## v16
Design mul_op, start of the top module:
module mul_op #(parameter INPUTS = 2,
		parameter OUTPUTS = 1,
		parameter DATA_IN_SIZE = 32,
		parameter DATA_OUT_SIZE = 32)
		(
		input clk,
		input rst,
		input [INPUTS * (DATA_IN_SIZE)- 1 : 0]data_in_bus,
		input [INPUTS - 1 : 0]valid_in_bus,
		output [INPUTS - 1 : 0] ready_in_bus,
		output [OUTPUTS * (DATA_OUT_SIZE) - 1 : 0]data_out_bus,
		output [OUTPUTS - 1 : 0]valid_out_bus,
		input 	[OUTPUTS - 1 : 0] ready_out_bus
);
make LEC_CHECK=0 ABC_AREA=1 CAP_MARGIN=20 CELL_PAD_IN_SITES_DETAIL_PLACEMENT=1 CORE_MARGIN=9 CORE_UTILIZATION=40 HOLD_SLACK_MARGIN=-0.08 MAX_ROUTING_LAYER=met4 SLEW_MARGIN=15 finish   # period 7.01 ns
run.sh (not shown) runs the stock make flow with config.mk's settings and CLKGATE_MAP_FILE=.
v16 finished all stages; the layout is clean.
Relative to v16, the following input files were edited for v15:
- changing SLEW_MARGIN from 15 to 30
- removing HOLD_SLACK_MARGIN (formerly -0.08)
- setting CORE_ASPECT_RATIO to 1.13 for the first time
- changing CORE_UTILIZATION from 40 to 22
- changing CORE_MARGIN from 9 to 2
- setting GPL_ROUTABILITY_DRIVEN to 0 for the first time
- setting GPL_TIMING_DRIVEN to 0 for the first time
Notes after the runs:
v15 vs. v16: detailed-route wire length per cell lost 6.7%, die width +19%.
Diff v16 -> v15: met2 capacity usage during global routing decreased 10 points; number of inserted filler cells in the final layout increased 85%; worst setup slack increased 0.056 ns; vertical die size increased 35%.
Relative to v15, the following input files were edited for v48:
- changing GPL_ROUTABILITY_DRIVEN from 0 to 1
- changing CORE_UTILIZATION from 22 to 40
--- outcome ---
v48 vs. v15: worst hold slack has remained practically unchanged; number of instances on the worst hold path saw little to no change. Re depth of the worst register-to-register path: v48 and v15 aren't equal, and the lower value belongs to v48. Delta (v48 minus v15): met3 wirelength from detailed routing decreased about 32%; cell count after placement went down by 16%; area of the synthesized netlist per yosys stat saw little to no change. Non-clock buffer instance count of the final layout ends up lower on v15.
Inputs modified between v48 and v10:
- GPL_ROUTABILITY_DRIVEN removed (was 1)
- SLEW_MARGIN changed from 30 to 20
- HOLD_SLACK_MARGIN newly set to -0.08
- MAX_ROUTING_LAYER removed (was met4)
- ABC_AREA removed (was 1)
- CORE_ASPECT_RATIO removed (was 1.13)
- CELL_PAD_IN_SITES_DETAIL_PLACEMENT removed (was 1)
- GPL_TIMING_DRIVEN removed (was 0)
- CORE_MARGIN changed from 2 to 4
- the clock period (ns, I/O delays scaled along) changed from 7.01 to 8.0
### Flow results
v10 vs v48, share of the clock period used by the worst path went down by 5.5 points. Relative to v48, sequential-to-total area share from yosys stat has increased by 1.2 points in v10. Diff v48 -> v10: critical-path maximum fanout climbed 14. Changes observed in v10 relative to v48: design area -about 8%, delay of the slowest critical-path stage rose 0.43 ns. v48 ended up with multiply_unit.q0[31]$_DFFE_PN_ as its capturing element of the worst setup path; v10 ended up with multiply_unit.q0[30]$_DFFE_PN_. [diff] post-layout worst setup margin, v10 relative to v48: improvement. Row sequential portion of the cell area: v10 higher / v48 lower.

Starting RTL as in the previous note.
// mul_op
module mul_op #(parameter INPUTS = 2,
		parameter OUTPUTS = 1,
		parameter DATA_IN_SIZE = 32,
		parameter DATA_OUT_SIZE = 32)
		(
		input clk,
		input rst,
		input [INPUTS * (DATA_IN_SIZE)- 1 : 0]data_in_bus,
		input [INPUTS - 1 : 0]valid_in_bus,
		output [INPUTS - 1 : 0] ready_in_bus,
		output [OUTPUTS * (DATA_OUT_SIZE) - 1 : 0]data_out_bus,
		output [OUTPUTS - 1 : 0]valid_out_bus,
		input 	[OUTPUTS - 1 : 0] ready_out_bus
);
	localparam LATENCY = 4;
	wire [2 * DATA_OUT_SIZE - 1 : 0] temp_result;
	wire join_valid;
	wire buff_valid, oehb_valid, oehb_ready;
	wire oehb_dataOut, oehb_datain;
	joinC #(.N(INPUTS)) add_fork(.valid_in(valid_in_bus), .ready_in(ready_in_bus), .valid_out(join_valid), .ready_out(oehb_ready));
	mul_4_stage multiply_unit (.clk(clk), .ce(oehb_ready), .a(data_in_bus[0 * DATA_IN_SIZE +: DATA_IN_SIZE]), .b(data_in_bus[1 * DATA_IN_SIZE +: DATA_IN_SIZE]), .p(data_out_bus[0 * DATA_OUT_SIZE +: DATA_OUT_SIZE]));
	delay_buffer #(.SIZE(LATENCY - 1))delay_buff(.clk(clk), .rst(rst), .valid_in(join_valid), .ready_in(oehb_ready), .valid_out(buff_valid));
	OEHB #(.INPUTS(1), .OUTPUTS(1), .DATA_IN_SIZE(1), .DATA_OUT_SIZE(1)) oehb_buffer (.clk(clk), .rst(rst),
										 .data_in_bus(1'b0), .valid_in_bus(buff_valid), .ready_in_bus(oehb_ready),
										 .data_out_bus(oehb_dataOut), .valid_out_bus(valid_out_bus[0]), .ready_out_bus(ready_out_bus[0]));
endmodule
==> flow/config.mk <==
export PLATFORM = sky130hd
export DESIGN_NAME = mul_op
export DESIGN_NICKNAME = mul_op
export VERILOG_FILES = /design/flow/design.v
export SDC_FILE = /design/flow/constraint.sdc
export NUM_CORES = 4
export LEC_CHECK = 0
export CAP_MARGIN = 20
export CELL_PAD_IN_SITES_GLOBAL_PLACEMENT = 1
export CORE_MARGIN = 2
export CORE_UTILIZATION = 72
export CTS_CLUSTER_DIAMETER = 27
export MAX_ROUTING_LAYER = met4
export MIN_ROUTING_LAYER = met1
export PLACE_DENSITY_LB_ADDON = 0.05
export SETUP_SLACK_MARGIN = -0.4
export SLEW_MARGIN = 20
==> flow/constraint.sdc <==
create_clock -name core_clock -period 6.36 [get_ports {clk}]
set_input_delay 1.2720 -clock core_clock [delete_from_list [all_inputs] [get_ports {clk}]]
set_output_delay 1.2720 -clock core_clock [all_outputs]
set_load 0.01 [all_outputs]
The baseline reached the layout checks and failed them: negative setup slack.
Edit:
==> flow/config.mk (replaced) <==
export PLATFORM = sky130hd
export DESIGN_NAME = mul_op
export DESIGN_NICKNAME = mul_op
export VERILOG_FILES = /design/flow/design.v
export SDC_FILE = /design/flow/constraint.sdc
export NUM_CORES = 4
export LEC_CHECK = 0
export CAP_MARGIN = 20
export CORE_MARGIN = 2
export CORE_UTILIZATION = 10
export SLEW_MARGIN = 20
==> flow/constraint.sdc (replaced) <==
create_clock -name core_clock -period 8.92 [get_ports {clk}]
set_input_delay 1.7840 -clock core_clock [delete_from_list [all_inputs] [get_ports {clk}]]
set_output_delay 1.7840 -clock core_clock [all_outputs]
set_load 0.01 [all_outputs]
The changed run completed with no timing, DRC or antenna violations.
Wire length rose by 4.1%.
Setup slack is better by 2.2 ns.
Via count fell by 13%.
Critical path depth is unchanged.
Hold slack is worse by 0.0094 ns.
Synthesized cell count does not change.
Cell area rose by 2.8%.
Edit:
--- a/flow/config.mk
+++ b/flow/config.mk
@@ -8,4 +8,4 @@
 export CAP_MARGIN = 20
 export CORE_MARGIN = 2
-export CORE_UTILIZATION = 10
+export CORE_UTILIZATION = 40
 export SLEW_MARGIN = 20
==> flow/constraint.sdc (replaced) <==
create_clock -name core_clock -period 7.52 [get_ports {clk}]
set_input_delay 1.5040 -clock core_clock [delete_from_list [all_inputs] [get_ports {clk}]]
set_output_delay 1.5040 -clock core_clock [all_outputs]
set_load 0.01 [all_outputs]
Core utilization is higher by 33 points.
Via count is about the same.
Edit:
==> flow/constraint.sdc (replaced) <==
create_clock -name core_clock -period 8.0 [get_ports {clk}]
set_input_delay 1.6000 -clock core_clock [delete_from_list [all_inputs] [get_ports {clk}]]
set_output_delay 1.6000 -clock core_clock [all_outputs]
set_load 0.01 [all_outputs]
Effect: The changed run went through all stages and came out clean. Die area stays the same. Synthesized cell count is unchanged. Via count is lower by 1.2%. First-iteration DRC count is higher by 5.3%. Final area is lower by 0.84%. Worst hold slack improves by 0.0063 ns.
